<file path="flow/run.sh">
#!/bin/bash
# the make line also repeats each setting of config.mk as NAME=value (left out here)
make -C /OpenROAD-flow-scripts/flow DESIGN_CONFIG=/design/flow/config.mk WORK_HOME=/design/flow/orfs CLKGATE_MAP_FILE= finish
</file>
<file path="flow/config.mk">
export PLATFORM = sky130hd
export DESIGN_NAME = sha1_exec
export DESIGN_NICKNAME = sha1_exec
export VERILOG_FILES = /design/flow/design.v
export SDC_FILE = /design/flow/constraint.sdc
export NUM_CORES = 4
export LEC_CHECK = 0
export CAP_MARGIN = 20
export CORE_MARGIN = 2
export CORE_UTILIZATION = 58
export SLEW_MARGIN = 20
</file>
<file path="flow/constraint.sdc">
create_clock -name core_clock -period 4.65 [get_ports {clk}]
set_input_delay 0.9300 -clock core_clock [delete_from_list [all_inputs] [get_ports {clk}]]
set_output_delay 0.9300 -clock core_clock [all_outputs]
set_load 0.01 [all_outputs]
</file>
<file path="flow/design.v">
module dffhr (d, r, clk, q);
  parameter WIDTH = 1;
  input 			r;
  input 			clk;
  input 	[WIDTH-1:0] 	d;
  output 	[WIDTH-1:0] 	q;
  reg 		[WIDTH-1:0] 	q;
  always @ (posedge clk) 
    if ( r ) 
      q <= {WIDTH{1'b0}};
    else
      q <= d;
endmodule  
module sha1_round (cv_in, w, round, cv_out);
   input [159:0] cv_in;
   input [31:0]  w;
   input [6:0]   round;
   output [159:0] cv_out;
   reg [31:0]     k;
   reg [31:0]     f;
   wire [31:0]    a_shift;
   wire [31:0]    b_shift;
   wire [31:0]    add_result;
   wire [31:0]    a = cv_in[159:128];
   wire [31:0]    b = cv_in[127:96];
   wire [31:0]    c = cv_in[95:64];
   wire [31:0]    d = cv_in[63:32];
   wire [31:0]    e = cv_in[31:0];
   always @(round)
     begin
        k = 32'd0;
        if ((round >= 7'd0) && (round <= 7'd19))
          k = 32'h5A827999;
        if ((round >= 7'd20) && (round <= 7'd39))
          k = 32'h6ED9EBA1;
        if ((round >= 7'd40) && (round <= 7'd59))
          k = 32'h8F1BBCDC;
        if ((round >= 7'd60) && (round <= 7'd79))
          k = 32'hCA62C1D6;
     end  
   always @(round or b or c or d)
     begin
        f = 32'd0;
        if ((round >= 7'd0) && (round <= 7'd19))
          f = ((b & c) | (~b & d));
        if ((round >= 7'd20) && (round <= 7'd39))
          f = (b ^ c ^ d);
        if ((round >= 7'd40) && (round <= 7'd59))
          f = ((b & c) | (b & d) | (c & d));
        if ((round >= 7'd60) && (round <= 7'd79))
          f = (b ^ c ^ d);
     end  
   assign a_shift = {a[26:0], a[31:27]};
   assign b_shift = {b[1:0], b[31:2]};
   assign add_result = (a_shift + ((f + k) + (e + w)));
   assign cv_out = {add_result, a, b_shift, c, d};
endmodule  
module sha1_exec(clk, reset, start, data_in, load_in, cv, 
  use_prev_cv, busy, out_valid, cv_next);
   input clk, reset;     
   input start;
   input [31:0] data_in;
   input load_in;
   input [159:0] cv;
   input use_prev_cv;
   output        busy;
   output        out_valid;
   output [159:0] cv_next;  
   reg            busy;         
   reg            out_valid;    
   reg [6:0]      rnd_cnt_d;    
   wire [6:0]     rnd_cnt_q;    
   wire [159:0]   rnd_d;        
   wire [159:0]   rnd_q;
   wire [159:0]   sha1_round_wire;   
   wire [159:0]   cv_d;         
   wire [159:0]   cv_q;         
   wire [159:0]   cv_next_d;    
   wire [159:0]   cv_next_q;
   parameter      IDLE = 2'b00;
   parameter      CALC = 2'b01;
   parameter      VALID_OUT = 2'b10;
   parameter      VALID_OUT2 = 2'b11;
   wire [1:0]     state; 
   reg [1:0]      next_state;
   wire [511:0]   w_d;
   wire [511:0]   w_q;
   wire [511:0]   w_temp;
   wire [31:0]    w;    
   wire [31:0]    w_gen_temp = w_temp[511:480] ^ w_temp[447:416] ^ 
                  w_temp[255:224] ^ w_temp[95:64];  
   wire [31:0]    w_gen = {w_gen_temp[30:0], w_gen_temp[31]};
   assign         w_d = ((load_in == 1'b1) ? w_temp :
                  ((rnd_cnt_q < 7'd15) ? w_temp : 
                  {w_gen, w_temp[479:0]}));
   assign w_temp = (state == CALC) ? {w_q[479:0], w_q[511:480]} : 
     ((load_in == 1'b1) ? {w_q[479:0], data_in} : w_q);
   assign w = w_q[511:480];
   sha1_round sha1_round(.cv_in(rnd_q), .w(w), .round(rnd_cnt_q),
                           .cv_out(sha1_round_wire));
   assign         rnd_d = ((state == CALC) ? sha1_round_wire : 
     (use_prev_cv == 1'b1) ? cv_next_q : cv);
   assign         cv_d = ((state == CALC) ? cv_q : 
     (use_prev_cv == 1'b1) ? cv_next_q : cv);
   assign         cv_next_d = (state == VALID_OUT) ? 
                                ({cv_q[159:128] + rnd_q[159:128],
                                  cv_q[127:96] + rnd_q[127:96],
                                  cv_q[95:64] + rnd_q[95:64],
                                  cv_q[63:32] + rnd_q[63:32],
                                  cv_q[31:0] + rnd_q[31:0]}) :
                                  (cv_next_q);
   assign         cv_next = cv_next_q;
   always @(state or start or rnd_cnt_q)
     begin
        out_valid = 1'b0;       
        busy = 1'b0;
        rnd_cnt_d = 7'b0000000;
        case (state)
          IDLE : begin
             out_valid = 1'b0;
             rnd_cnt_d = 7'b0000000;
             if (start) begin
                busy = 1'b1;
                next_state = CALC;
             end
             else begin
                busy = 1'b1;
                next_state = IDLE;
             end
          end  
          CALC : begin
             busy = 1'b1;
             out_valid = 1'b0;
             if (start) begin
                next_state = IDLE;
                rnd_cnt_d = 7'd0000000;
             end
             else if (rnd_cnt_q == 7'd79) begin
                next_state = VALID_OUT;
                rnd_cnt_d = 7'd0000000;
             end
             else begin
                next_state = CALC;
                rnd_cnt_d = rnd_cnt_q + 7'd0000001;
             end
          end  
          VALID_OUT : begin
             busy = 1'b1;
             out_valid = 1'b0;       
             if (start) begin
                next_state = IDLE;
                rnd_cnt_d = 7'd0000000;
             end else begin
                next_state = VALID_OUT2;
             end
          end     
          VALID_OUT2 : begin
             busy = 1'b0;
             out_valid = 1'b1;
             if (start) begin
                next_state = CALC;
             end
             else begin
                next_state = IDLE;
             end
          end
          default : begin
             next_state = IDLE;
          end
        endcase
     end          
   dffhr #(7) rnd_cnt_reg (.d(rnd_cnt_d), .q(rnd_cnt_q),
                           .clk(clk), .r(reset));
   dffhr #(2) state_reg (.d(next_state), .q(state), 
                         .clk(clk), .r(reset)); 
   dffhr #(512) w_reg (.d(w_d), .q(w_q), .clk(clk), .r(reset));
   dffhr #(160) cv_reg (.d(cv_d), .q(cv_q), .clk(clk), .r(reset));
   dffhr #(160) rnd_reg (.d(rnd_d), .q(rnd_q), .clk(clk), .r(reset));
   dffhr #(160) cv_next_reg (.d(cv_next_d), .q(cv_next_q),
                             .clk(clk), .r(reset));   
endmodule  
</file>
==> out/qor.tcl, run 1 <==
set qor(gpl.final_weighted_congestion) 1.04
set qor(crit_path_cell_trace) {ha_4 > a21oi_4 > nand2_1 > a32o_2 > nand2b_4 > a221o_1 > o21ai_2 > fa_1 > inv_2 > fa_1 > inv_2 > fa_1 > buf_4 > fa_2 > nor2b_4 > o2111ai_2 > a21boi_2 > o211ai_1 > nand2_2 > a31o_4 > a211oi_2 > o41a_1 > xnor2_1 > a21oi_1}
set qor(synthCells) 6207
set qor(worst_path_largest_cell_delay_ps) 460
set qor(power.static_leakage_uw) 0.0250
set qor(hold-worst-slack_ps) 449
set qor(synthSimpleGateAreaFrac) 0.148
set qor(chip_footprint_mm2) 0.0902
set qor(status) {finished with violations}
set qor(post-route-period-util) 1.18
set qor(openroad.warnings) 49
set qor(timing.max_slew.rel_slack) 0.351
set qor(dp.cells) 7697
set qor(nets) 7183
set qor(area.sequential_mm2) 0.0201
set qor(synth-seq-cells) 1003
set qor(routed_via_density) 5.69
set qor(yosys-top-cells-area) {dfxtp_1, a21oi_1, nand2_1, fa_1, ha_1}
set qor(synth_cell_type_count) 78
set qor(mux_area_frac) 0.0502
set qor(path_common_cell) {fa_1}
set qor(placementRows) 108
set qor(route.detailed.wl_per_inst_um) 20.9
set qor(fin_crit_ps) 5470
set qor(crit_path_end) {rnd_reg.q[159]}
set qor(synth_area_per_cell_um2) 8.21
set qor(critical_r2r_launch) {rnd_cnt_reg.q[1]}
set qor(drt_pass1_iterations) 7
set qor(synth-xor-area-share) 0.0552
set qor(die-width_um) 300
set qor(max-vdd-ir-drop_uv) 345
set qor(post-route-util) 0.710
set qor(final_area_mm2) 0.0617
set qor(synth.top_cells.by_count) {nand2_1, dfxtp_1, a21oi_1}
set qor(cts.hold.buffers_added) 0
set qor(timing.setup.critical_path_class) {flop to flop}
set qor(drv_cap) 0
set qor(count_of_instantiated_cells_in_the_yosys_netlist) 6207
set qor(area.growth.synth_to_final_pct) 21.2
set qor(routed-wl-met2_um) 77400
set qor(p_int_uw) 15700
set qor(ys_async_sr_fraction) 0
set qor(final_cell_count_no_fill) 7913
set qor(fp_util) 0.586
set qor(edf_count) 0
set qor(netlist.top_cell.by_area) {dfxtp_1}
set qor(setup-violations-final) 25
set qor(timing.critical_path.slowest_stage_cell) {fa_1}
set qor(top_layer) {met5}
set qor(crit_path_end_kind) {flop}
set qor(hold_depth) 2
set qor(reg2reg_slack_ps) -820
set qor(via_count) 45000
set qor(min-delay-path-class) {flop to flop}
set qor(power_frac_comb) 0.207
set qor(sw_frac_of_total) 0.291
set qor(seqPwrFrac) 0.413
set qor(cp_num_buf_inv) 3
set qor(timing.final.ws_setup_ps) -815
set qor(detailroute.wirelength.met3_um) 10600
set qor(cpLargestDelayFamily) {AND-OR/OR-AND gates}
set qor(pin_count_of_the_biggest_net_entering_global_routing) 174
set qor(ys_chip_area_mm2) 0.0509
set qor(worst-endpoint-required_ps) 5210
set qor(clock_root_buffer) {clkbuf_16}
set qor(synth_warnings) 6
set qor(crit-reg2reg-capture) {rnd_reg.q[159]}
set qor(cts_tree) {built}
set qor(hold_path_startpoint) {w_reg.q[181]}
set qor(core_mm2) 0.0869
set qor(hold_violations) 0
set qor(insertion_delay_ps) 720
set qor(comb_power_uw) 4580
set qor(clock_net_power_uw) 8390
set qor(worst_path_arrival_time_ps) 6020
set qor(so_faults) {setup timing}
set qor(ys_sh_adder) 0.0967
set qor(aoi_share) 0.197
set qor(rsz0062_at_grt) {yes}
set qor(wl_met1_um) 66400
set qor(vertical_die_dimension_um) 300
set qor(grt_pass1_wl_um) 248000
set qor(port_buffers) 358
set qor(clock_slew_at_the_register_clock_pins_of_the_worst_setup_and_hold_paths_ps) 60
set qor(fill_cells) 7016
set qor(worst-path-stages) 24
set qor(placement.setup.worst_slack_ps) -922
set qor(synthMostInstantiatedCell) {nand2_1}
set qor(timing.clock.skew_ps) 80.2
set qor(detail_route.wirelength_um) 165000
set qor(mappedNetlistNets) 6722
set qor(hold_end) {w_reg.q[181]}
set qor(reg2reg_depth) 24
set qor(synth.cell_area_mm2) 0.0509
set qor(timing_startpoint_of_the_critical_path) {rnd_cnt_reg.q[1]}
set qor(cts_inserted_buffers) 102
set qor(ff_type) {dfxtp_1}
set qor(placement.cell_area_mm2) 0.0576
set qor(power.density_mw_per_mm2) 358
set qor(max_slew.worst_pin.slew_ps) 972
set qor(antenna_found_initial) 7
set qor(hpwl_after_detailed_placement_um) 126000
set qor(start_kind) {flop}
set qor(top_level_ports) 359
set qor(grt_util_all_layers) 0.358
set qor(clkSinkCount) 1003
set qor(top_logic_kind) {AND-OR/OR-AND gates}
set qor(drc) 0
set qor(power_frac_clock) 0.380
set qor(postSynthSeqShare) 0.394
set qor(grt_pass1_vias) 42500
set qor(switchingPower_uw) 6420
set qor(drt.antenna.violating_nets) 0
set qor(cts-htree-levels) 3
set qor(gr-total-overflow) 0
set qor(pg_seq_uw) 9110
set qor(timing.critical_path.fanout_max) 5
set qor(first_iter_violations) 3463
set qor(dominant_power_group) {registers}
set qor(maxSlewViolCount) 0
set qor(largest_type_area_fraction) 0.394
set qor(max_clock_freq_mhz) 183
set qor(clk_path_buf_depth) 3
set qor(comb_area_mm2) 0.0285
[final cells by class]
type                            count  share of cell area
Sequential cell                  1003               0.326
Multi-Input combinational cell   4410               0.462
Tap cell                         1155              0.0234
Clock inverter                     35             0.00624
Timing Repair Buffer              716               0.106
Inverter                          435              0.0265
Clock buffer                      154              0.0499
Antenna cell                        5            0.000203
[layer usage]
| layer | track usage | vias up |
|---|---|---|
| met5 | 0 | - |
| met2 | 0.587 | 1345 |
| met4 | 0.211 | 6 |
| li1 | - | 21800 |
| met1 | 0.440 | 21500 |
| met3 | 0.0655 | 430 |
[per-stage QoR]
step,power [uW],setup TNS (ps)
CTS,22000,-12210
floorplan,11800,-7020
finish,22100,-13520
detailed placement,13500,-14480
global route,22900,-18170
global placement,13500,-12870
[repair_timing]
action	4_1_cts	5_1_grt
setup endpoints to repair	25	26
endpoints found under the hold margin	0	0
buffers inserted	14	8
pin swaps	40	30
gates resized	50	44
gates cloned	1	0
==> run 2: changes to the inputs <==
Settings changed: ABC_AREA set to 1, CORE_UTILIZATION 58 to 46.
Clock period 4.65 ns to 3.88 ns, I/O delays scaled along.
==> out/qor.tcl, run 2 <==
set qor(core_mm2) 0.113 ;# was 0.0869 mm2
set qor(chip_footprint_mm2) 0.116 ;# was 0.0902 mm2
set qor(reg2reg_depth) 29 ;# was 24
set qor(clock_net_power_uw) 11300 ;# was 8390 uW
set qor(crit_path_end) {rnd_reg.q[149]} ;# was rnd_reg.q[159]
set qor(hold_depth) 2 ;# unchanged
set qor(timing.clock.skew_ps) 49.7 ;# was 80.2 ps
set qor(min-delay-path-class) {primary input to flop} ;# was flop to flop
set qor(largest_type_area_fraction) 0.384 ;# was 0.394
set qor(global_route.usage.met3) 0.0292 ;# was 0.0655
set qor(grt_pass1_vias) 45700 ;# was 42500
set qor(dominant_power_group) {registers} ;# unchanged
set qor(seqPwrFrac) 0.359 ;# was 0.413
set qor(clk_path_buf_depth) 3 ;# unchanged
set qor(openroad.warnings) 60 ;# was 49
set qor(yosys-top-cells-area) {dfxtp_1, a21oi_1, o21ai_0, nand2_1, nor2_1} ;# was dfxtp_1, a21oi_1, nand2_1, fa_1, ha_1
set qor(vertical_die_dimension_um) 341 ;# was 300 um
set qor(netlist.top_cell.by_area) {dfxtp_1} ;# unchanged
set qor(placement.cell_area_mm2) 0.0594 ;# was 0.0576 mm2
set qor(synth.cell_area_mm2) 0.0523 ;# was 0.0509 mm2
set qor(cts_tree) {built} ;# unchanged
set qor(synth-xor-area-share) 0.0358 ;# was 0.0552
set qor(top_level_ports) 359 ;# unchanged
set qor(timing.critical_path.slowest_stage_cell) {fa_2} ;# was fa_1
set qor(gr-total-overflow) 0 ;# unchanged
set qor(power.density_mw_per_mm2) 501 ;# was 358 mW/mm2
set qor(maxSlewViolCount) 0 ;# unchanged
set qor(count_of_instantiated_cells_in_the_yosys_netlist) 7224 ;# was 6207
set qor(port_buffers) 358 ;# unchanged
set qor(synth_area_per_cell_um2) 7.24 ;# was 8.21 um2
set qor(worst_path_largest_cell_delay_ps) 560 ;# was 460 ps
set qor(synth_cell_type_count) 51 ;# was 78
set qor(switchingPower_uw) 10700 ;# was 6420 uW
set qor(placementRows) 123 ;# was 108
set qor(synthMostInstantiatedCell) {dfxtp_1} ;# was nand2_1
set qor(detail_route.wirelength_um) 191000 ;# was 165000 um
set qor(drc) 0 ;# unchanged
set qor(worst-endpoint-required_ps) 4510 ;# was 5210 ps
set qor(timing_startpoint_of_the_critical_path) {rnd_cnt_reg.q[0]} ;# was rnd_cnt_reg.q[1]
set qor(drt.antenna.violating_nets) 0 ;# unchanged
set qor(clock_root_buffer) {clkbuf_16} ;# unchanged
set qor(worst-path-stages) 29 ;# was 24
set qor(clkSinkCount) 1003 ;# unchanged
set qor(met2_usage_in_global_routing) 0.530 ;# was 0.587
set qor(cts-htree-levels) 3 ;# unchanged
set qor(p_int_uw) 21600 ;# was 15700 uW
set qor(worst_path_arrival_time_ps) 5420 ;# was 6020 ps
set qor(timing.max_slew.rel_slack) 0.234 ;# was 0.351
set qor(crit_path_end_kind) {flop} ;# unchanged
set qor(sw_frac_of_total) 0.331 ;# was 0.291
set qor(postSynthSeqShare) 0.384 ;# was 0.394
set qor(path_common_cell) {nand2_1} ;# was fa_1
set qor(timing.setup.critical_path_class) {flop to flop} ;# unchanged
set qor(aoi_share) 0.216 ;# was 0.197
set qor(placement.setup.worst_slack_ps) -1000 ;# was -922 ps
set qor(grt_util_all_layers) 0.317 ;# was 0.358
set qor(comb_power_uw) 9400 ;# was 4580 uW
set qor(synthCells) 7224 ;# was 6207
set qor(ys_chip_area_mm2) 0.0523 ;# was 0.0509 mm2
set qor(synth-seq-cells) 1003 ;# unchanged
set qor(grt_most_used_layer) {met2} ;# unchanged
set qor(clock_slew_at_the_register_clock_pins_of_the_worst_setup_and_hold_paths_ps) 60 ;# about the same
set qor(hpwl_after_detailed_placement_um) 145000 ;# was 126000 um
set qor(so_faults) {setup timing} ;# unchanged
set qor(hold_path_startpoint) {reset} ;# was w_reg.q[181]
set qor(status) {finished with violations} ;# unchanged
set qor(area.growth.synth_to_final_pct) 23.4 ;# was 21.2%
set qor(cp_num_buf_inv) 4 ;# was 3
set qor(globalRouteMet1Util) 0.427 ;# was 0.440
set qor(timing.critical_path.fanout_max) 7 ;# was 5
set qor(hold_end) {w_reg.q[421]} ;# was w_reg.q[181]
set qor(antenna_found_initial) 2 ;# was 7
set qor(start_kind) {flop} ;# unchanged
set qor(nets) 8174 ;# was 7183
set qor(power_frac_comb) 0.291 ;# was 0.207
set qor(fin_crit_ps) 4790 ;# was 5470 ps
set qor(fp_util) 0.464 ;# was 0.586
set qor(max-vdd-ir-drop_uv) 499 ;# was 345 uV
set qor(cts_inserted_buffers) 108 ;# was 102
set qor(final_cell_count_no_fill) 9253 ;# was 7913
set qor(n_diodes) 0 ;# was 5
set qor(hold_violations) 0 ;# unchanged
set qor(drv_cap) 0 ;# unchanged
set qor(synth.top_cells.by_count) {dfxtp_1, nand2_1, a21oi_1} ;# was nand2_1, dfxtp_1, a21oi_1
set qor(max_slew.worst_pin.slew_ps) 1140 ;# was 972 ps
set qor(reg2reg_slack_ps) -910 ;# was -820 ps
set qor(crit-reg2reg-capture) {rnd_reg.q[149]} ;# was rnd_reg.q[159]
set qor(ys_async_sr_fraction) 0 ;# unchanged
set qor(final_area_mm2) 0.0646 ;# was 0.0617 mm2
set qor(via_count) 49300 ;# was 45000
set qor(pg_seq_uw) 11600 ;# was 9110 uW
set qor(post-route-period-util) 1.24 ;# was 1.18
set qor(mappedNetlistNets) 7739 ;# was 6722
set qor(power_frac_clock) 0.351 ;# was 0.380
set qor(ys_sh_adder) 0.0941 ;# was 0.0967
set qor(grt_pass1_wl_um) 283000 ;# was 248000 um
set qor(cpLargestDelayFamily) {adder cells} ;# was AND-OR/OR-AND gates
set qor(rsz0062_at_grt) {yes} ;# unchanged
set qor(first_iter_violations) 3893 ;# was 3463
set qor(top_logic_kind) {AND-OR/OR-AND gates} ;# unchanged
set qor(synthSimpleGateAreaFrac) 0.169 ;# was 0.148
set qor(max_clock_freq_mhz) 209 ;# was 183 MHz
set qor(power.static_leakage_uw) 0.0283 ;# was 0.0250 uW
set qor(route.detailed.wl_per_inst_um) 20.6 ;# was 20.9 um
set qor(pin_count_of_the_biggest_net_entering_global_routing) 196 ;# was 174
set qor(cts.hold.buffers_added) 0 ;# unchanged
set qor(setup-violations-final) 30 ;# was 25
set qor(dp.cells) 9025 ;# was 7697
set qor(critical_r2r_launch) {rnd_cnt_reg.q[0]} ;# was rnd_cnt_reg.q[1]
set qor(edf_count) 0 ;# unchanged
set qor(insertion_delay_ps) 740 ;# was 720 ps
set qor(mux_area_frac) 0.00517 ;# was 0.0502
set qor(timing.final.ws_setup_ps) -913 ;# was -815 ps
set qor(hold-worst-slack_ps) 375 ;# was 449 ps
set qor(gpl.final_weighted_congestion) 1.03 ;# was 1.04
set qor(routed_via_density) 5.33 ;# was 5.69
set qor(drt_pass1_iterations) 6 ;# was 7
set qor(die-width_um) 341 ;# was 300 um
set qor(ff_type) {dfxtp_1} ;# unchanged
set qor(synth_warnings) 6 ;# unchanged
==> run 2: area by class of cell <==
class,instances,area [um2]
fillers,10900,48100
inverters,928,3520
clock buffers,153,3140
repair inverters,1,8.76
clock inverters,51,828
well taps,1500,1880
multi-input cells,4917,28500
repair buffers,700,6570
flip-flops and latches,1003,20100
==> run 2: per-layer routing <==
layer	wire length, um	part of all wire	up-vias
li1	-	-	24400
met1	84700	0.44	23200
met5	0	0	-
met4	7510	0.039	0
met2	89300	0.47	1337
met3	9030	0.047	291
==> run 2: repair_timing <==
| action | 4_1_cts | 5_1_grt |
|---|---|---|
| setup endpoints to repair | 30 | 30 |
| pin swaps | 20 | 77 |
| cloned | 0 | 3 |
| buffers inserted | 5 | 17 |
| resized | 68 | 185 |
| hold endpoints to repair | 0 | 0 |
==> run 2: metrics by stage <==
stage | setup TNS (ps) | total power (uW) | util
after global placement | -22660 | 20100 | 0.527
after detailed placement | -24200 | 20100 | 0.527
final | -21450 | 32400 | 0.573
after CTS | -20990 | 31800 | 0.566
after global routing | -28720 | 33800 | 0.573
after floorplan | -9910 | 16600 | -
==> run 3: changes to the inputs <==
Settings changed: CORE_ASPECT_RATIO set to 1.07, CORE_UTILIZATION 46 to 43, MAX_ROUTING_LAYER set to met4, MIN_ROUTING_LAYER set to met1, PLACE_DENSITY_LB_ADDON set to 0.14, SETUP_SLACK_MARGIN set to -0.88, TNS_END_PERCENT set to 80.
Clock period 3.88 ns to 12.2 ns, I/O delays scaled along.
==> out/qor.tcl, run 3 <==
set qor(power.static_leakage_uw) 0.0264 ;# was 0.0283 uW
set qor(clock_root_buffer) {clkbuf_16} ;# unchanged
set qor(maxSlewViolCount) 0 ;# unchanged
set qor(min-delay-path-class) {flop to flop} ;# was primary input to flop
set qor(insertion_delay_ps) 740 ;# about the same
set qor(crit-reg2reg-capture) {rnd_reg.q[154]} ;# was rnd_reg.q[149]
set qor(timing_startpoint_of_the_critical_path) {rnd_cnt_reg.q[0]} ;# unchanged
set qor(power_frac_comb) 0.225 ;# was 0.291
set qor(sw_frac_of_total) 0.325 ;# was 0.331
set qor(timing.setup.critical_path_class) {flop to flop} ;# unchanged
set qor(route.detailed.wl_per_inst_um) 20.6 ;# about the same
set qor(met2_usage_in_global_routing) 0.509 ;# was 0.530
set qor(worst_path_largest_cell_delay_ps) 590 ;# was 560 ps
set qor(timing.clock.skew_ps) 62.9 ;# was 49.7 ps
set qor(synth-xor-area-share) 0.0358 ;# unchanged
set qor(mappedNetlistNets) 7739 ;# unchanged
set qor(openroad.warnings) 56 ;# was 60
set qor(ys_chip_area_mm2) 0.0523 ;# unchanged
set qor(hpwl_after_detailed_placement_um) 139000 ;# was 145000 um
set qor(reg2reg_depth) 26 ;# was 29
set qor(first_iter_violations) 3442 ;# was 3893
set qor(setup-violations-final) 0 ;# was 30
set qor(edf_count) 0 ;# unchanged
set qor(vertical_die_dimension_um) 365 ;# was 341 um
set qor(gr-total-overflow) 0 ;# unchanged
set qor(aoi_share) 0.216 ;# unchanged
set qor(synth_area_per_cell_um2) 7.24 ;# unchanged
set qor(cts_setup_buffers) 0 ;# was 5
set qor(ff_type) {dfxtp_1} ;# unchanged
set qor(start_kind) {flop} ;# unchanged
set qor(detail_route.wirelength_um) 186000 ;# was 191000 um
set qor(top_level_ports) 359 ;# unchanged
set qor(antenna_found_initial) 2 ;# unchanged
set qor(chip_footprint_mm2) 0.124 ;# was 0.116 mm2
set qor(fin_crit_ps) 6270 ;# was 4790 ps
set qor(drc) 0 ;# unchanged
set qor(area.growth.synth_to_final_pct) 15.9 ;# was 23.4%
set qor(max-vdd-ir-drop_uv) 201 ;# was 499 uV
set qor(hold_path_startpoint) {w_reg.q[427]} ;# was reset
set qor(globalRouteMet1Util) 0.372 ;# was 0.427
set qor(hold_depth) 2 ;# unchanged
set qor(drt_pass1_iterations) 6 ;# unchanged
set qor(drv_cap) 0 ;# unchanged
set qor(cpLargestDelayFamily) {adder cells} ;# unchanged
set qor(largest_type_area_fraction) 0.384 ;# unchanged
set qor(grt_pass1_vias) 44500 ;# was 45700
set qor(die-width_um) 341 ;# about the same
set qor(power.density_mw_per_mm2) 155 ;# was 501 mW/mm2
set qor(status) {finished clean} ;# was finished with violations
set qor(hold-worst-slack_ps) 453 ;# was 375 ps
set qor(synth_cell_type_count) 51 ;# unchanged
set qor(top_logic_kind) {AND-OR/OR-AND gates} ;# unchanged
set qor(routed_via_density) 5.25 ;# was 5.33
set qor(hold_end) {w_reg.q[459]} ;# was w_reg.q[421]
set qor(cp_num_buf_inv) 5 ;# was 4
set qor(grt_util_all_layers) 0.299 ;# was 0.317
set qor(nets) 7865 ;# was 8174
set qor(timing.critical_path.slowest_stage_cell) {fa_1} ;# was fa_2
set qor(dominant_power_group) {registers} ;# unchanged
set qor(global_route.usage.met3) 0.0316 ;# was 0.0292
set qor(grt_pass1_wl_um) 276000 ;# was 283000 um
set qor(seqPwrFrac) 0.398 ;# was 0.359
set qor(gpl.final_weighted_congestion) 1.00 ;# was 1.03
set qor(p_int_uw) 6340 ;# was 21600 uW
set qor(ys_sh_adder) 0.0941 ;# unchanged
set qor(ys_async_sr_fraction) 0 ;# unchanged
set qor(mux_area_frac) 0.00517 ;# unchanged
set qor(critical_r2r_launch) {rnd_cnt_reg.q[0]} ;# unchanged
set qor(rsz0062_at_grt) {no} ;# was yes
set qor(clock_net_power_uw) 3540 ;# was 11300 uW
set qor(core_mm2) 0.121 ;# was 0.113 mm2
set qor(synth.top_cells.by_count) {dfxtp_1, nand2_1, a21oi_1} ;# unchanged
set qor(switchingPower_uw) 3050 ;# was 10700 uW
set qor(pg_seq_uw) 3740 ;# was 11600 uW
set qor(worst_path_arrival_time_ps) 6910 ;# was 5420 ps
set qor(port_buffers) 358 ;# unchanged
set qor(synth.cell_area_mm2) 0.0523 ;# unchanged
set qor(dp.cells) 8847 ;# was 9025
set qor(count_of_instantiated_cells_in_the_yosys_netlist) 7224 ;# unchanged
set qor(synth_warnings) 6 ;# unchanged
set qor(postSynthSeqShare) 0.384 ;# unchanged
set qor(cts.hold.buffers_added) 0 ;# unchanged
set qor(crit_path_end_kind) {flop} ;# unchanged
set qor(power_frac_clock) 0.377 ;# was 0.351
set qor(comb_power_uw) 2110 ;# was 9400 uW
set qor(cts-htree-levels) 3 ;# unchanged
set qor(drt.antenna.violating_nets) 0 ;# unchanged
set qor(fin_setup_tns_ps) 0 ;# was -21450 ps
set qor(synthCells) 7224 ;# unchanged
set qor(grt_most_used_layer) {met2} ;# unchanged
set qor(fp_util) 0.433 ;# was 0.464
set qor(max_slew.worst_pin.slew_ps) 1100 ;# was 1140 ps
set qor(placementRows) 132 ;# was 123
set qor(clk_path_buf_depth) 3 ;# unchanged
set qor(timing.max_slew.rel_slack) 0.258 ;# was 0.234
set qor(max_clock_freq_mhz) 160 ;# was 209 MHz
set qor(synthMostInstantiatedCell) {dfxtp_1} ;# unchanged
set qor(yosys-top-cells-area) {dfxtp_1, a21oi_1, o21ai_0, nand2_1, nor2_1} ;# unchanged
set qor(clkSinkCount) 1003 ;# unchanged
set qor(final_area_mm2) 0.0606 ;# was 0.0646 mm2
set qor(synth-seq-cells) 1003 ;# unchanged
set qor(clock_slew_at_the_register_clock_pins_of_the_worst_setup_and_hold_paths_ps) 60 ;# about the same
set qor(fill_cells) 12200 ;# was 10900
set qor(crit_path_end) {rnd_reg.q[154]} ;# was rnd_reg.q[149]
set qor(timing.critical_path.fanout_max) 30 ;# was 7
set qor(cts_tree) {built} ;# unchanged
set qor(hold_violations) 0 ;# unchanged
set qor(pin_count_of_the_biggest_net_entering_global_routing) 241 ;# was 196
set qor(placement.cell_area_mm2) 0.0567 ;# was 0.0594 mm2
set qor(worst-path-stages) 26 ;# was 29
set qor(via_count) 47500 ;# was 49300
set qor(cts_repair_resize_count) 0 ;# was 68
set qor(final_cell_count_no_fill) 9046 ;# was 9253
set qor(post-route-period-util) 0.514 ;# was 1.24
set qor(synthSimpleGateAreaFrac) 0.169 ;# unchanged
set qor(reg2reg_slack_ps) 5930 ;# was -910 ps
set qor(netlist.top_cell.by_area) {dfxtp_1} ;# unchanged
set qor(cts_inserted_buffers) 107 ;# was 108
set qor(worst-endpoint-required_ps) 12840 ;# was 4510 ps
[run 3: per-layer routing]
metal / wire length [um] / up-vias / share of wire
li1: - / 23800 / -
met1: 81600 / 22400 / 0.44
met2: 90500 / 1086 / 0.49
met3: 7830 / 259 / 0.042
met4: 6030 / 0 / 0.032
met5: 0 / - / 0
[run 3: stage by stage]
stage,total power (uW),util,setup slack [ps]
CTS,9460,0.501,6090
floorplan,5130,-,7450
global placement,5900,0.469,5700
detailed placement,5910,0.469,5700
global route,9860,0.502,5590
finish,9390,0.502,5930
[run 3: area by class of cell]
cell class                      count  area [um2]  share of cell area
Multi-Input combinational cell   4917       27300               0.450
Sequential cell                  1003       20100               0.331
Timing Repair Buffer              393        3920              0.0646
Inverter                          928        3510              0.0578
Clock buffer                      154        3130              0.0516
Tap cell                         1608        2010              0.0332
Clock inverter                     41         719              0.0119
Antenna cell                        2        5.00           0.0000825
==> run 4: changes to the inputs <==
Settings changed: ABC_AREA 1 to not set, CORE_ASPECT_RATIO 1.07 to not set, CORE_UTILIZATION 43 to 40, MAX_ROUTING_LAYER met4 to not set, MIN_ROUTING_LAYER met1 to not set, PLACE_DENSITY_LB_ADDON 0.14 to not set, SETUP_SLACK_MARGIN -0.88 to -0.33, TNS_END_PERCENT 80 to not set.
Clock period 12.2 ns to 6.97 ns, I/O delays scaled along.
==> out/qor.tcl, run 4 <==
set qor(port_buffers) 358 ;# unchanged
set qor(pg_seq_uw) 6140 ;# was 3740 uW
set qor(openroad.warnings) 44 ;# was 56
set qor(max_clock_freq_mhz) 152 ;# was 160 MHz
set qor(top_logic_kind) {AND-OR/OR-AND gates} ;# unchanged
set qor(cts.hold.buffers_added) 0 ;# unchanged
set qor(nets) 6890 ;# was 7865
set qor(area.growth.synth_to_final_pct) 16.5 ;# was 15.9%
set qor(worst_path_largest_cell_delay_ps) 780 ;# was 590 ps
set qor(maxSlewViolCount) 0 ;# unchanged
set qor(power_frac_comb) 0.170 ;# was 0.225
set qor(comb_power_uw) 2420 ;# was 2110 uW
set qor(clkSinkCount) 1003 ;# unchanged
set qor(synthCells) 6207 ;# was 7224
set qor(worst-endpoint-required_ps) 7600 ;# was 12840 ps
set qor(ys_chip_area_mm2) 0.0509 ;# was 0.0523 mm2
set qor(core_mm2) 0.126 ;# was 0.121 mm2
set qor(count_of_instantiated_cells_in_the_yosys_netlist) 6207 ;# was 7224
set qor(synth.cell_area_mm2) 0.0509 ;# was 0.0523 mm2
set qor(postSynthSeqShare) 0.394 ;# was 0.384
set qor(timing.critical_path.fanout_max) 10 ;# was 30
set qor(status) {finished clean} ;# unchanged
set qor(via_count) 43000 ;# was 47500
set qor(detail_route.wirelength_um) 162000 ;# was 186000 um
set qor(hold_path_startpoint) {w_reg.q[343]} ;# was w_reg.q[427]
set qor(gr-total-overflow) 0 ;# unchanged
set qor(synth-seq-cells) 1003 ;# unchanged
set qor(clk_path_buf_depth) 3 ;# unchanged
set qor(grt_util_all_layers) 0.241 ;# was 0.299
set qor(cts_inserted_buffers) 108 ;# was 107
set qor(timing.final.ws_setup_ps) 395 ;# was 5930 ps
set qor(placement.setup.worst_slack_ps) 509 ;# was 5700 ps
set qor(crit_path_cell_trace) {nand3_1 > a21oi_1 > nand2_1 > a32o_1 > nand2b_1 > buf_4 > a221oi_1 > nor2_1 > fa_1 > fa_1 > inv_1 > fa_1 > inv_1 > ha_1 > o21a_1 > a2111oi_0 > o211a_1 > o21ai_0 > a31oi_1 > o21ai_0 > a21oi_1 > xnor2_1 > nand2_1 > a21oi_1}
set qor(cts-htree-levels) 3 ;# unchanged
set qor(worst-path-stages) 24 ;# was 26
set qor(synth-xor-area-share) 0.0552 ;# was 0.0358
set qor(top_level_ports) 359 ;# unchanged
set qor(crit_path_end) {rnd_reg.q[148]} ;# was rnd_reg.q[154]
set qor(fin_crit_ps) 6570 ;# was 6270 ps
set qor(largest_type_area_fraction) 0.394 ;# was 0.384
set qor(max-vdd-ir-drop_uv) 209 ;# was 201 uV
set qor(antenna_found_initial) 9 ;# was 2
set qor(mappedNetlistNets) 6722 ;# was 7739
set qor(chip_footprint_mm2) 0.130 ;# was 0.124 mm2
set qor(seqPwrFrac) 0.430 ;# was 0.398
set qor(cp_num_buf_inv) 3 ;# was 5
set qor(power_frac_clock) 0.400 ;# was 0.377
set qor(fp_util) 0.404 ;# was 0.433
set qor(dominant_power_group) {registers} ;# unchanged
set qor(drc) 0 ;# unchanged
set qor(reg2reg_slack_ps) 400 ;# was 5930 ps
set qor(fill_cells) 12400 ;# was 12200
set qor(ff_type) {dfxtp_1} ;# unchanged
set qor(aoi_share) 0.197 ;# was 0.216
set qor(placement.cell_area_mm2) 0.0559 ;# was 0.0567 mm2
set qor(vertical_die_dimension_um) 361 ;# was 365 um
set qor(cts_tree) {built} ;# unchanged
set qor(hold_end) {w_reg.q[343]} ;# was w_reg.q[459]
set qor(start_kind) {flop} ;# unchanged
set qor(timing_startpoint_of_the_critical_path) {rnd_cnt_reg.q[2]} ;# was rnd_cnt_reg.q[0]
set qor(crit_path_end_kind) {flop} ;# unchanged
set qor(drv_cap) 0 ;# unchanged
set qor(ys_sh_adder) 0.0967 ;# was 0.0941
set qor(insertion_delay_ps) 720 ;# was 740 ps
set qor(drt.antenna.violating_nets) 0 ;# unchanged
set qor(p_int_uw) 10100 ;# was 6340 uW
set qor(reg2reg_depth) 24 ;# was 26
set qor(synth_warnings) 6 ;# unchanged
set qor(worst_path_arrival_time_ps) 7200 ;# was 6910 ps
set qor(synthSimpleGateAreaFrac) 0.148 ;# was 0.169
set qor(hold_depth) 2 ;# unchanged
set qor(timing.setup.critical_path_class) {flop to flop} ;# unchanged
set qor(switchingPower_uw) 4150 ;# was 3050 uW
set qor(routed_via_density) 5.30 ;# was 5.25
set qor(cpLargestDelayFamily) {AND-OR/OR-AND gates} ;# was adder cells
set qor(max_slew.worst_pin.slew_ps) 1110 ;# was 1100 ps
set qor(edf_count) 0 ;# unchanged
set qor(power.static_leakage_uw) 0.0234 ;# was 0.0264 uW
set qor(synth_cell_type_count) 78 ;# was 51
set qor(crit-reg2reg-capture) {rnd_reg.q[148]} ;# was rnd_reg.q[154]
set qor(critical_r2r_launch) {rnd_cnt_reg.q[2]} ;# was rnd_cnt_reg.q[0]
set qor(grt_pass1_wl_um) 243000 ;# was 276000 um
set qor(grt_pass1_vias) 40100 ;# was 44500
set qor(pin_count_of_the_biggest_net_entering_global_routing) 236 ;# was 241
set qor(synth_area_per_cell_um2) 8.21 ;# was 7.24 um2
set qor(clock_root_buffer) {clkbuf_16} ;# unchanged
set qor(synth.top_cells.by_count) {nand2_1, dfxtp_1, a21oi_1} ;# was dfxtp_1, nand2_1, a21oi_1
set qor(mux_area_frac) 0.0502 ;# was 0.00517
set qor(power.density_mw_per_mm2) 240 ;# was 155 mW/mm2
set qor(sw_frac_of_total) 0.291 ;# was 0.325
set qor(placementRows) 130 ;# was 132
set qor(drt_pass1_iterations) 5 ;# was 6
set qor(hold_violations) 0 ;# unchanged
set qor(cts_setup_buffers) 0 ;# unchanged
set qor(yosys-top-cells-area) {dfxtp_1, a21oi_1, nand2_1, fa_1, ha_1} ;# was dfxtp_1, a21oi_1, o21ai_0, nand2_1, nor2_1
set qor(synthMostInstantiatedCell) {nand2_1} ;# was dfxtp_1
set qor(clock_slew_at_the_register_clock_pins_of_the_worst_setup_and_hold_paths_ps) 60 ;# about the same
set qor(clock_net_power_uw) 5710 ;# was 3540 uW
set qor(netlist.top_cell.by_area) {dfxtp_1} ;# unchanged
set qor(hpwl_after_detailed_placement_um) 122000 ;# was 139000 um
set qor(route.detailed.wl_per_inst_um) 20.0 ;# was 20.6 um
set qor(gpl.final_weighted_congestion) 0.936 ;# was 1.00
set qor(setup-violations-final) 0 ;# unchanged
set qor(first_iter_violations) 3475 ;# was 3442
set qor(ys_async_sr_fraction) 0 ;# unchanged
set qor(timing.critical_path.slowest_stage_cell) {a2111oi_0} ;# was fa_1
set qor(post-route-period-util) 0.943 ;# was 0.514
set qor(cts_repair_resize_count) 0 ;# unchanged
set qor(timing.clock.skew_ps) 20.7 ;# was 62.9 ps
set qor(timing.max_slew.rel_slack) 0.257 ;# was 0.258
set qor(die-width_um) 361 ;# was 341 um
set qor(final_area_mm2) 0.0594 ;# was 0.0606 mm2
set qor(min-delay-path-class) {flop to flop} ;# unchanged
==> run 4: per-layer routing <==
layer	wire length (um)	vias up	GRT usage
met5	47	-	0
met4	6770	6	0.0932
met3	7490	228	0.0302
met2	75600	966	0.396
met1	72200	20600	0.321
li1	-	21200	-
==> run 4: area by class of cell <==
class / instances / area, um2 / share of cell area
multi-input cells: 4409 / 27900 / 0.470
inverters: 435 / 1630 / 0.0275
diodes: 2 / 5.00 / 0.0000843
well taps: 1650 / 2060 / 0.0348
clock buffers: 157 / 3060 / 0.0515
flip-flops and latches: 1003 / 20100 / 0.338
repair buffers: 418 / 4190 / 0.0705
clock inverters: 37 / 435 / 0.00733
==> run 4: metrics by stage <==
step	hold slack [ps]	power [uW]	util	TNS, ps	std cells
6_report	448	14300	0.471	0	8111
5_1_grt	464	14900	0.471	-2.75	8109
4_1_cts	446	14400	0.471	0	8109
3_5_place_dp	443	8650	0.443	0	7915
3_3_place_gp	438	8660	0.443	0	7915
2_1_floorplan	432	7800	-	0	6207
==> run 5: changes to the inputs <==
Settings changed: ABC_AREA set to 1, CAP_MARGIN 20 to 0, CORE_ASPECT_RATIO set to 1.37, CORE_UTILIZATION 40 to 72, CTS_CLUSTER_SIZE set to 10, PLACE_DENSITY set to 0.38, SETUP_SLACK_MARGIN -0.33 to 0.18.
Clock period 6.97 ns to 3.06 ns, I/O delays scaled along.
==> out/qor.tcl, run 5 <==
set qor(ys_sh_adder) 0.0941 ;# was 0.0967
set qor(hpwl_after_detailed_placement_um) 134000 ;# was 122000 um
set qor(outcome.stop_stage) {global routing (5_1_grt)}
set qor(die-width_um) 234 ;# was 361 um
set qor(cts.hold.buffers_added) 0 ;# unchanged
set qor(cts_inserted_buffers) 111 ;# was 108
set qor(placementRows) 115 ;# was 130
set qor(count_of_instantiated_cells_in_the_yosys_netlist) 7224 ;# was 6207
set qor(vertical_die_dimension_um) 320 ;# was 361 um
set qor(ff_type) {dfxtp_1} ;# unchanged
set qor(synthSimpleGateAreaFrac) 0.169 ;# was 0.148
set qor(synth_area_per_cell_um2) 7.24 ;# was 8.21 um2
set qor(synth.cell_area_mm2) 0.0523 ;# was 0.0509 mm2
set qor(grt_util_all_layers) 0.767
set qor(core_mm2) 0.0719 ;# was 0.126 mm2
set qor(netlist.top_cell.by_area) {dfxtp_1} ;# unchanged
set qor(synthMostInstantiatedCell) {dfxtp_1} ;# was nand2_1
set qor(gr-total-overflow) 103
set qor(yosys-top-cells-area) {dfxtp_1, a21oi_1, o21ai_0, nand2_1, nor2_1} ;# was dfxtp_1, a21oi_1, nand2_1, fa_1, ha_1
set qor(edf_count) 0 ;# unchanged
set qor(fp_util) 0.727 ;# was 0.404
set qor(chip_footprint_mm2) 0.0749 ;# was 0.130 mm2
set qor(gpl.final_weighted_congestion) 1.16 ;# was 0.936
set qor(synth_cell_type_count) 51 ;# was 78
set qor(placement.cell_area_mm2) 0.0594 ;# was 0.0559 mm2
set qor(synth-seq-cells) 1003 ;# unchanged
set qor(synthCells) 7224 ;# was 6207
set qor(top_level_ports) 359 ;# unchanged
set qor(aoi_share) 0.216 ;# was 0.197
set qor(mappedNetlistNets) 7739 ;# was 6722
set qor(clock_root_buffer) {clkbuf_16} ;# unchanged
set qor(top_logic_kind) {AND-OR/OR-AND gates} ;# unchanged
set qor(postSynthSeqShare) 0.384 ;# was 0.394
set qor(dp.cells) 8525 ;# was 7915
set qor(mux_area_frac) 0.00517 ;# was 0.0502
set qor(status) {aborted with a tool error} ;# was finished clean
set qor(cts-htree-levels) 3 ;# unchanged
set qor(largest_type_area_fraction) 0.384 ;# was 0.394
set qor(ys_chip_area_mm2) 0.0523 ;# was 0.0509 mm2
set qor(synth.top_cells.by_count) {dfxtp_1, nand2_1, a21oi_1} ;# was nand2_1, dfxtp_1, a21oi_1
set qor(ys_async_sr_fraction) 0 ;# unchanged
set qor(synth-xor-area-share) 0.0358 ;# was 0.0552
set qor(synth_warnings) 6 ;# unchanged
set qor(clkSinkCount) 1003 ;# unchanged
set qor(stop_error) {[ERROR GRT-0232] Routing congestion too high. Check the congestion heatmap in the GUI.}
set qor(port_buffers) 358 ;# unchanged
set qor(clk_path_buf_depth) 3 ;# unchanged
## run 5: repair_timing
action | in CTS
setup buffers | 27
gates cloned | 3
gates resized | 187
pin swaps | 57
endpoints found under the setup margin | 32
## run 5: stage by stage
stage                      util  worst slack [ps]
after global placement    0.826             -1600
after CTS                 0.881             -1560
after detailed placement  0.826             -1770
after floorplan               -             -1330
## run 5: per-layer routing
metal	track usage	overflow
met4	0.739	45
met5	0.414	0
met1	0.768	0
met2	0.919	55
met3	0.624	3
==> run 6: changes to the inputs <==
Settings changed: ABC_AREA 1 to not set, CAP_MARGIN 0 to 30, CELL_PAD_IN_SITES_GLOBAL_PLACEMENT set to 0, CORE_ASPECT_RATIO 1.37 to 0.71, CTS_CLUSTER_SIZE 10 to 36, GPL_ROUTABILITY_DRIVEN set to 1, MAX_ROUTING_LAYER set to met4, PLACE_DENSITY 0.38 to 0.64, SETUP_SLACK_MARGIN 0.18 to -0.38.
Clock period 3.06 ns to 4.74 ns, I/O delays scaled along.
==> out/qor.tcl, run 6 <==
set qor(status) {finished with violations} ;# was aborted with a tool error
set qor(so_faults) {setup timing}
set qor(switchingPower_uw) 6600
set qor(sw_frac_of_total) 0.305
set qor(synthMostInstantiatedCell) {nand2_1} ;# was dfxtp_1
set qor(timing_startpoint_of_the_critical_path) {rnd_cnt_reg.q[1]}
set qor(drt_pass1_iterations) 9
set qor(hpwl_after_detailed_placement_um) 125000 ;# was 134000 um
set qor(netlist.top_cell.by_area) {dfxtp_1} ;# unchanged
set qor(clkSinkCount) 1003 ;# unchanged
set qor(first_iter_violations) 7693
set qor(worst-endpoint-required_ps) 5330
set qor(postSynthSeqShare) 0.394 ;# was 0.384
set qor(clock_root_buffer) {clkbuf_16} ;# unchanged
set qor(nets) 7158
set qor(synth.top_cells.by_count) {nand2_1, dfxtp_1, a21oi_1} ;# was dfxtp_1, nand2_1, a21oi_1
set qor(timing.clock.skew_ps) 31.4
set qor(synthCells) 6207 ;# was 7224
set qor(cts_inserted_buffers) 90 ;# was 111
set qor(post-route-period-util) 1.20
set qor(drc) 0
set qor(cpLargestDelayFamily) {AND-OR/OR-AND gates}
set qor(seqPwrFrac) 0.416
set qor(cts_tree) {built}
set qor(routed_via_density) 6.52
set qor(detail_route.wirelength_um) 184000
set qor(clock_slew_at_the_register_clock_pins_of_the_worst_setup_and_hold_paths_ps) 70
set qor(crit-reg2reg-capture) {rnd_reg.q[158]}
set qor(ff_type) {dfxtp_1} ;# unchanged
set qor(power.static_leakage_uw) 0.0248
set qor(clk_path_buf_depth) 3 ;# unchanged
set qor(openroad.warnings) 49
set qor(clock_net_power_uw) 7810
set qor(final_area_mm2) 0.0612
set qor(largest_type_area_fraction) 0.394 ;# was 0.384
set qor(drv_cap) 0
set qor(crit_path_end_kind) {flop}
set qor(power_frac_clock) 0.361
set qor(ys_chip_area_mm2) 0.0509 ;# was 0.0523 mm2
set qor(crit_path_end) {rnd_reg.q[158]}
set qor(p_int_uw) 15000
set qor(dominant_power_group) {registers}
set qor(worst_path_largest_cell_delay_ps) 540
set qor(pin_count_of_the_biggest_net_entering_global_routing) 276
set qor(timing.setup.critical_path_class) {flop to flop}
set qor(grt_util_all_layers) 0.499
set qor(edf_count) 0 ;# unchanged
set qor(synthSimpleGateAreaFrac) 0.148 ;# was 0.169
set qor(pg_seq_uw) 8990
set qor(mappedNetlistNets) 6722 ;# was 7739
set qor(max_slew.worst_pin.slew_ps) 1220
set qor(timing.critical_path.fanout_max) 4
set qor(gr-total-overflow) 0
set qor(die-width_um) 320 ;# was 234 um
set qor(aoi_share) 0.197 ;# was 0.216
set qor(worst_path_arrival_time_ps) 6290
set qor(max-vdd-ir-drop_uv) 315
set qor(hold_path_startpoint) {w_reg.q[297]}
set qor(port_buffers) 358 ;# unchanged
set qor(reg2reg_depth) 24
set qor(hold_violations) 0
set qor(mux_area_frac) 0.0502 ;# was 0.00517
set qor(count_of_instantiated_cells_in_the_yosys_netlist) 6207 ;# was 7224
set qor(max_clock_freq_mhz) 176
set qor(ys_async_sr_fraction) 0 ;# unchanged
set qor(reg2reg_slack_ps) -960
set qor(vertical_die_dimension_um) 228 ;# was 320 um
set qor(core_mm2) 0.0703 ;# was 0.0719 mm2
set qor(timing.final.ws_setup_ps) -958
set qor(cts-htree-levels) 3 ;# unchanged
set qor(hold_depth) 2
set qor(placementRows) 82 ;# was 115
set qor(setup-violations-final) 24
set qor(drt.antenna.violating_nets) 0
set qor(antenna_found_initial) 25
set qor(synth.cell_area_mm2) 0.0509 ;# was 0.0523 mm2
set qor(area.growth.synth_to_final_pct) 20.1
set qor(synth_area_per_cell_um2) 8.21 ;# was 7.24 um2
set qor(via_count) 50000
set qor(synth-xor-area-share) 0.0552 ;# was 0.0358
set qor(chip_footprint_mm2) 0.0729 ;# was 0.0749 mm2
set qor(hold_end) {w_reg.q[297]}
set qor(fin_crit_ps) 5700
set qor(top_level_ports) 359 ;# unchanged
set qor(timing.max_slew.rel_slack) 0.187
set qor(fin_setup_tns_ps) -16020
set qor(maxSlewViolCount) 0
set qor(start_kind) {flop}
set qor(cp_num_buf_inv) 3
set qor(gpl.final_weighted_congestion) 1.09 ;# was 1.16
set qor(rsz0062_at_grt) {yes}
set qor(timing.critical_path.slowest_stage_cell) {fa_1}
set qor(crit_path_cell_trace) {ha_4 > a21oi_4 > o22ai_1 > nand2b_1 > inv_2 > a222oi_1 > mux2i_1 > ha_1 > a21o_1 > fa_1 > inv_2 > fa_1 > inv_1 > ha_1 > a211o_1 > a2111oi_4 > o211a_4 > a211oi_2 > o21a_1 > o21ai_2 > a21oi_2 > a21oi_2 > nand4_1 > o311a_1}
set qor(synth_warnings) 6 ;# unchanged
set qor(insertion_delay_ps) 700
set qor(min-delay-path-class) {flop to flop}
set qor(worst-path-stages) 24
set qor(power.density_mw_per_mm2) 353
set qor(yosys-top-cells-area) {dfxtp_1, a21oi_1, nand2_1, fa_1, ha_1} ;# was dfxtp_1, a21oi_1, o21ai_0, nand2_1, nor2_1
set qor(grt_pass1_wl_um) 275000
set qor(route.detailed.wl_per_inst_um) 24.0
set qor(synth-seq-cells) 1003 ;# unchanged
set qor(synth_cell_type_count) 78 ;# was 51
set qor(ys_sh_adder) 0.0967 ;# was 0.0941
set qor(comb_power_uw) 4820
set qor(grt_pass1_vias) 47300
set qor(placement.cell_area_mm2) 0.0572 ;# was 0.0594 mm2
set qor(critical_r2r_launch) {rnd_cnt_reg.q[1]}
set qor(top_logic_kind) {AND-OR/OR-AND gates} ;# unchanged
set qor(power_frac_comb) 0.223
set qor(fp_util) 0.725 ;# was 0.727
-- run 6: per-stage QoR --
step / cells / hold WS (ps) / utilization / power (uW) / worst slack (ps)
floorplan: 6207 / 432 / - / 11500 / -537
global placement: 7447 / 438 / 0.813 / 13200 / -830
detailed placement: 7449 / 443 / 0.813 / 13200 / -1060
CTS: 7621 / 453 / 0.862 / 21000 / -821
global route: 7665 / 462 / 0.870 / 22100 / -1180
finish: 7675 / 451 / 0.870 / 21600 / -958
-- run 6: repair_timing --
action	CTS	global route
gates cloned	0	1
endpoints found under the setup margin	20	24
gates resized	57	76
pin swaps	35	57
setup buffers	11	15
hold buffers	0	0
-- run 6: area by class of cell --
class                   count  area (um2)
repair buffers            704        6510
clock buffers             126        2620
diodes                     37        92.6
flip-flops and latches   1003       20100
fillers                  3486        9110
well taps                 924        1160
multi-input cells        4409       28600
inverters                 435        1640
clock inverters            37         459
-- run 6: routing by layer --
layer,share of wire,vias to the layer above,GRT usage
li1,-,21800,-
met1,0.38,23600,0.647
met2,0.42,3871,0.710
met3,0.15,797,0.176
met4,0.049,0,0.198
met5,0,-,-
==> run 7: changes to the inputs <==
Settings changed: CELL_PAD_IN_SITES_GLOBAL_PLACEMENT 0 to 1, CORE_ASPECT_RATIO 0.71 to 1.34, CORE_UTILIZATION 72 to 37, PLACE_DENSITY 0.64 to not set, PLACE_DENSITY_LB_ADDON set to 0.19, SETUP_SLACK_MARGIN -0.38 to -0.91.
Clock period 4.74 ns to 11.0 ns, I/O delays scaled along.
==> out/qor.tcl, run 7 <==
set qor(status) {finished clean} ;# was finished with violations
set qor(fin_crit_ps) 7290 ;# was 5700 ps
set qor(chip_footprint_mm2) 0.141 ;# was 0.0729 mm2
set qor(fp_util) 0.373 ;# was 0.725
set qor(setup-violations-final) 0 ;# was 24
set qor(hold_violations) 0 ;# unchanged
set qor(count_of_instantiated_cells_in_the_yosys_netlist) 6207 ;# unchanged
set qor(yosys-top-cells-area) {dfxtp_1, a21oi_1, nand2_1, fa_1, ha_1} ;# unchanged
set qor(die-width_um) 325 ;# was 320 um
set qor(seqPwrFrac) 0.423 ;# was 0.416
set qor(synth_cell_type_count) 78 ;# unchanged
set qor(switchingPower_uw) 2600 ;# was 6600 uW
set qor(post-route-period-util) 0.663 ;# was 1.20
set qor(timing.final.ws_setup_ps) 3710 ;# was -958 ps
set qor(detail_route.wirelength_um) 160000 ;# was 184000 um
set qor(gpl.final_weighted_congestion) 0.937 ;# was 1.09
set qor(area.growth.synth_to_final_pct) 16.9 ;# was 20.1%
set qor(antenna_found_initial) 13 ;# was 25
set qor(synth-xor-area-share) 0.0552 ;# unchanged
set qor(crit_path_end) {rnd_reg.q[148]} ;# was rnd_reg.q[158]
set qor(power.static_leakage_uw) 0.0234 ;# was 0.0248 uW
set qor(drt.antenna.violating_nets) 0 ;# unchanged
set qor(clkSinkCount) 1003 ;# unchanged
set qor(synthSimpleGateAreaFrac) 0.148 ;# unchanged
set qor(openroad.warnings) 41 ;# was 49
set qor(power.density_mw_per_mm2) 153 ;# was 353 mW/mm2
set qor(synthCells) 6207 ;# unchanged
set qor(mux_area_frac) 0.0502 ;# unchanged
set qor(worst_path_arrival_time_ps) 7960 ;# was 6290 ps
set qor(timing.critical_path.fanout_max) 31 ;# was 4
set qor(hpwl_after_detailed_placement_um) 117000 ;# was 125000 um
set qor(route.detailed.wl_per_inst_um) 19.4 ;# was 24.0 um
set qor(worst-path-stages) 25 ;# was 24
set qor(largest_type_area_fraction) 0.394 ;# unchanged
set qor(hold_path_startpoint) {w_reg.q[281]} ;# was w_reg.q[297]
set qor(hold_depth) 2 ;# unchanged
set qor(timing.max_slew.rel_slack) 0.294 ;# was 0.187
set qor(ys_chip_area_mm2) 0.0509 ;# unchanged
set qor(cp_num_buf_inv) 4 ;# was 3
set qor(gr-total-overflow) 0 ;# unchanged
set qor(timing.setup.critical_path_class) {flop to flop} ;# unchanged
set qor(fin_setup_tns_ps) 0 ;# was -16020 ps
set qor(grt_pass1_vias) 40800 ;# was 47300
set qor(postSynthSeqShare) 0.394 ;# unchanged
set qor(dominant_power_group) {registers} ;# unchanged
set qor(p_int_uw) 6540 ;# was 15000 uW
set qor(drv_cap) 0 ;# unchanged
set qor(netlist.top_cell.by_area) {dfxtp_1} ;# unchanged
set qor(worst_path_largest_cell_delay_ps) 770 ;# was 540 ps
set qor(placement.setup.worst_slack_ps) 3700 ;# was -1060 ps
set qor(worst-endpoint-required_ps) 11660 ;# was 5330 ps
set qor(first_iter_violations) 2830 ;# was 7693
set qor(nets) 6871 ;# was 7158
set qor(placementRows) 157 ;# was 82
set qor(reg2reg_slack_ps) 3710 ;# was -960 ps
set qor(timing.critical_path.slowest_stage_cell) {a2111oi_0} ;# was fa_1
set qor(cts_repair_resize_count) 0 ;# was 57
set qor(timing.clock.skew_ps) 24.0 ;# was 31.4 ps
set qor(cts_setup_buffers) 0 ;# was 11
set qor(edf_count) 0 ;# unchanged
set qor(aoi_share) 0.197 ;# unchanged
set qor(cts-htree-levels) 3 ;# unchanged
set qor(insertion_delay_ps) 730 ;# was 700 ps
set qor(start_kind) {flop} ;# unchanged
set qor(finalPower_uw) 9140 ;# was 21600 uW
set qor(critical_r2r_launch) {rnd_cnt_reg.q[0]} ;# was rnd_cnt_reg.q[1]
set qor(core_mm2) 0.137 ;# was 0.0703 mm2
set qor(crit-reg2reg-capture) {rnd_reg.q[148]} ;# was rnd_reg.q[158]
set qor(synth_warnings) 6 ;# unchanged
set qor(pg_seq_uw) 3860 ;# was 8990 uW
set qor(synth_area_per_cell_um2) 8.21 ;# unchanged
set qor(maxSlewViolCount) 0 ;# unchanged
set qor(comb_power_uw) 1500 ;# was 4820 uW
set qor(synth.cell_area_mm2) 0.0509 ;# unchanged
set qor(max_slew.worst_pin.slew_ps) 1050 ;# was 1220 ps
set qor(cts_inserted_buffers) 107 ;# was 90
set qor(pin_count_of_the_biggest_net_entering_global_routing) 222 ;# was 276
set qor(top_level_ports) 359 ;# unchanged
set qor(rsz0062_at_grt) {no} ;# was yes
set qor(vertical_die_dimension_um) 434 ;# was 228 um
set qor(clk_path_buf_depth) 3 ;# unchanged
set qor(clock_net_power_uw) 3770 ;# was 7810 uW
set qor(synthMostInstantiatedCell) {nand2_1} ;# unchanged
set qor(grt_util_all_layers) 0.229 ;# was 0.499
set qor(max_clock_freq_mhz) 137 ;# was 176 MHz
set qor(max-vdd-ir-drop_uv) 136 ;# was 315 uV
set qor(timing_startpoint_of_the_critical_path) {rnd_cnt_reg.q[0]} ;# was rnd_cnt_reg.q[1]
set qor(hold_end) {w_reg.q[313]} ;# was w_reg.q[297]
set qor(clock_root_buffer) {clkbuf_16} ;# unchanged
set qor(crit_path_end_kind) {flop} ;# unchanged
set qor(top_logic_kind) {AND-OR/OR-AND gates} ;# unchanged
set qor(ys_sh_adder) 0.0967 ;# unchanged
set qor(hold-worst-slack_ps) 443 ;# was 451 ps
set qor(sw_frac_of_total) 0.284 ;# was 0.305
set qor(min-delay-path-class) {flop to flop} ;# unchanged
set qor(ys_async_sr_fraction) 0 ;# unchanged
set qor(via_count) 42000 ;# was 50000
set qor(grt_pass1_wl_um) 244000 ;# was 275000 um
set qor(ff_type) {dfxtp_1} ;# unchanged
set qor(port_buffers) 358 ;# unchanged
set qor(synth-seq-cells) 1003 ;# unchanged
set qor(cpLargestDelayFamily) {AND-OR/OR-AND gates} ;# unchanged
set qor(power_frac_clock) 0.413 ;# was 0.361
set qor(drt_pass1_iterations) 5 ;# was 9
set qor(mappedNetlistNets) 6722 ;# unchanged
set qor(routed_via_density) 5.08 ;# was 6.52
set qor(clock_slew_at_the_register_clock_pins_of_the_worst_setup_and_hold_paths_ps) 60 ;# was 70 ps
set qor(reg2reg_depth) 25 ;# was 24
set qor(power_frac_comb) 0.164 ;# was 0.223
set qor(drc) 0 ;# unchanged
set qor(synth.top_cells.by_count) {nand2_1, dfxtp_1, a21oi_1} ;# unchanged
set qor(cts_tree) {built} ;# unchanged
set qor(cts.hold.buffers_added) 0 ;# unchanged
## run 7: cell type report
type	instances	area (um2)
Antenna cell	11	27.5
Clock buffer	148	3090
Clock inverter	42	533
Fill cell	13900	77200
Inverter	435	1630
Multi-Input combinational cell	4409	27900
Sequential cell	1003	20100
Tap cell	1828	2290
Timing Repair Buffer	400	4000
## run 7: layer usage
layer / wire, um / vias to the layer above / part of all wire / GRT usage
met5: 0 / - / 0 / -
met4: 4510 / 0 / 0.028 / 0.0715
met3: 6750 / 180 / 0.042 / 0.0316
met2: 75500 / 801 / 0.47 / 0.374
met1: 73400 / 19900 / 0.46 / 0.293
li1: - / 21200 / - / -
## run 7: metrics by stage
stage	instances	utilization	cell area, um2
floorplan	6207	-	50900
global placement	8074	0.409	55900
detailed placement	8074	0.409	55900
CTS	8264	0.435	59500
global route	8276	0.436	59600
finish	8276	0.436	59600
==> run 8: changes to the inputs <==
Settings changed: ABC_AREA set to 1, CAP_MARGIN 30 to 0, CELL_PAD_IN_SITES_GLOBAL_PLACEMENT 1 to not set, CORE_ASPECT_RATIO 1.34 to not set, CORE_UTILIZATION 37 to 72, CTS_CLUSTER_DIAMETER set to 224, CTS_CLUSTER_SIZE 36 to not set, GPL_ROUTABILITY_DRIVEN 1 to not set, MAX_ROUTING_LAYER met4 to not set, PLACE_DENSITY_LB_ADDON 0.19 to not set, SETUP_SLACK_MARGIN -0.91 to 0.45.
Clock period 11.0 ns to 3.91 ns, I/O delays scaled along.
==> out/qor.tcl, run 8 <==
set qor(crit_path_end) {rnd_reg.q[154]} ;# was rnd_reg.q[148]
set qor(grt_pass1_vias) 54800 ;# was 40800
set qor(clock_net_power_uw) 10800 ;# was 3770 uW
set qor(port_buffers) 358 ;# unchanged
set qor(power.static_leakage_uw) 0.0282 ;# was 0.0234 uW
set qor(cts_inserted_buffers) 97 ;# was 107
set qor(ys_sh_adder) 0.0941 ;# was 0.0967
set qor(clock_slew_at_the_register_clock_pins_of_the_worst_setup_and_hold_paths_ps) 80 ;# was 60 ps
set qor(final_cell_count_no_fill) 8700 ;# was 8276
set qor(first_iter_violations) 10300 ;# was 2830
set qor(die-width_um) 274 ;# was 325 um
set qor(timing.max_slew.rel_slack) 0.211 ;# was 0.294
set qor(fin_setup_tns_ps) -46750 ;# was 0 ps
set qor(nets) 8176 ;# was 6871
set qor(hpwl_after_detailed_placement_um) 131000 ;# was 117000 um
set qor(cts-htree-levels) 3 ;# unchanged
set qor(critical_r2r_launch) {rnd_reg.q[103]} ;# was rnd_cnt_reg.q[0]
set qor(pin_count_of_the_biggest_net_entering_global_routing) 205 ;# was 222
set qor(ys_async_sr_fraction) 0 ;# unchanged
set qor(start_kind) {flop} ;# unchanged
set qor(ys_chip_area_mm2) 0.0523 ;# was 0.0509 mm2
set qor(sw_frac_of_total) 0.357 ;# was 0.284
set qor(area.growth.synth_to_final_pct) 22.0 ;# was 16.9%
set qor(hold_path_startpoint) {w_reg.q[68]} ;# was w_reg.q[281]
set qor(antenna_found_initial) 12 ;# was 13
set qor(routed_via_density) 6.66 ;# was 5.08
set qor(yosys-top-cells-area) {dfxtp_1, a21oi_1, o21ai_0, nand2_1, nor2_1} ;# was dfxtp_1, a21oi_1, nand2_1, fa_1, ha_1
set qor(mux_area_frac) 0.00517 ;# was 0.0502
set qor(insertion_delay_ps) 750 ;# was 730 ps
set qor(min-delay-path-class) {flop to flop} ;# unchanged
set qor(final_area_mm2) 0.0639 ;# was 0.0596 mm2
set qor(cpLargestDelayFamily) {adder cells} ;# was AND-OR/OR-AND gates
set qor(rsz0062_at_grt) {yes} ;# was no
set qor(max_clock_freq_mhz) 173 ;# was 137 MHz
set qor(core_mm2) 0.0717 ;# was 0.137 mm2
set qor(crit_path_cell_trace) {fa_1 > a21oi_2 > o21ai_2 > o221ai_2 > inv_1 > fa_1 > fa_1 > inv_1 > fa_1 > inv_1 > ha_4 > buf_4 > a21oi_4 > buf_4 > buf_4 > o21ai_2 > nand3_2 > nand2_4 > nand2_2 > nand4_1 > nand3_2 > a21oi_2}
set qor(worst_path_arrival_time_ps) 6390 ;# was 7960 ps
set qor(cts_tree) {built} ;# unchanged
set qor(edf_count) 0 ;# unchanged
set qor(timing.final.ws_setup_ps) -1860 ;# was 3710 ps
set qor(placementRows) 98 ;# was 157
set qor(drc) 0 ;# unchanged
set qor(timing.critical_path.slowest_stage_cell) {fa_1} ;# was a2111oi_0
set qor(grt_pass1_wl_um) 310000 ;# was 244000 um
set qor(p_int_uw) 21200 ;# was 6540 uW
set qor(timing.setup.critical_path_class) {flop to flop} ;# unchanged
set qor(setup-violations-final) 30 ;# was 0
set qor(so_faults) {setup timing}
set qor(top_level_ports) 359 ;# unchanged
set qor(status) {finished with violations} ;# was finished clean
set qor(synth.cell_area_mm2) 0.0523 ;# was 0.0509 mm2
set qor(reg2reg_slack_ps) -1860 ;# was 3710 ps
set qor(path_common_cell) {fa_1}
set qor(drt.antenna.violating_nets) 0 ;# unchanged
set qor(synth.top_cells.by_count) {dfxtp_1, nand2_1, a21oi_1} ;# was nand2_1, dfxtp_1, a21oi_1
set qor(drt_pass1_iterations) 17 ;# was 5
set qor(max-vdd-ir-drop_uv) 614 ;# was 136 uV
set qor(largest_type_area_fraction) 0.384 ;# was 0.394
set qor(reg2reg_depth) 22 ;# was 25
set qor(synthCells) 7224 ;# was 6207
set qor(synth_warnings) 6 ;# unchanged
set qor(power.density_mw_per_mm2) 517 ;# was 153 mW/mm2
set qor(route.detailed.wl_per_inst_um) 25.0 ;# was 19.4 um
set qor(worst_path_largest_cell_delay_ps) 990 ;# was 770 ps
set qor(netlist.top_cell.by_area) {dfxtp_1} ;# unchanged
set qor(crit-reg2reg-capture) {rnd_reg.q[154]} ;# was rnd_reg.q[148]
set qor(placement.cell_area_mm2) 0.0585 ;# was 0.0559 mm2
set qor(synth-xor-area-share) 0.0358 ;# was 0.0552
set qor(clock_root_buffer) {clkbuf_16} ;# unchanged
set qor(synth-seq-cells) 1003 ;# unchanged
set qor(vertical_die_dimension_um) 274 ;# was 434 um
==> run 8: area by class of cell <==
cell class / count / area (um2)
inverter: 928 / 3520
timing repair buffer: 713 / 6690
clock buffer: 119 / 2590
multi-input combinational: 4917 / 28700
fill: 3377 / 7880
sequential: 1003 / 20100
clock inverter: 60 / 1050
antenna: 9 / 22.5
timing repair inverter: 1 / 6.26
tap: 950 / 1190
==> run 8: what timing repair did <==
action,CTS,global route
gates cloned,5,1
pin swaps,70,57
resized,169,157
endpoints found under the setup margin,31,31
hold buffers,0,0
setup buffers,35,23
==> run 8: routing by layer <==
layer | GRT usage | wire length, um
met5 | 0 | 174
met4 | 0.485 | 26500
met3 | 0.167 | 32700
met2 | 0.817 | 89900
met1 | 0.597 | 68600
==> run 8: through the flow <==
stage	hold WS [ps]	power [uW]	setup slack, ps
floorplan	430	16500	-478
global placement	437	19400	-904
global route	468	33600	-1960
detailed placement	444	19600	-1050
CTS	436	31000	-779
finish	454	33000	-1860
Power is estimated from default activity; no workload was simulated.
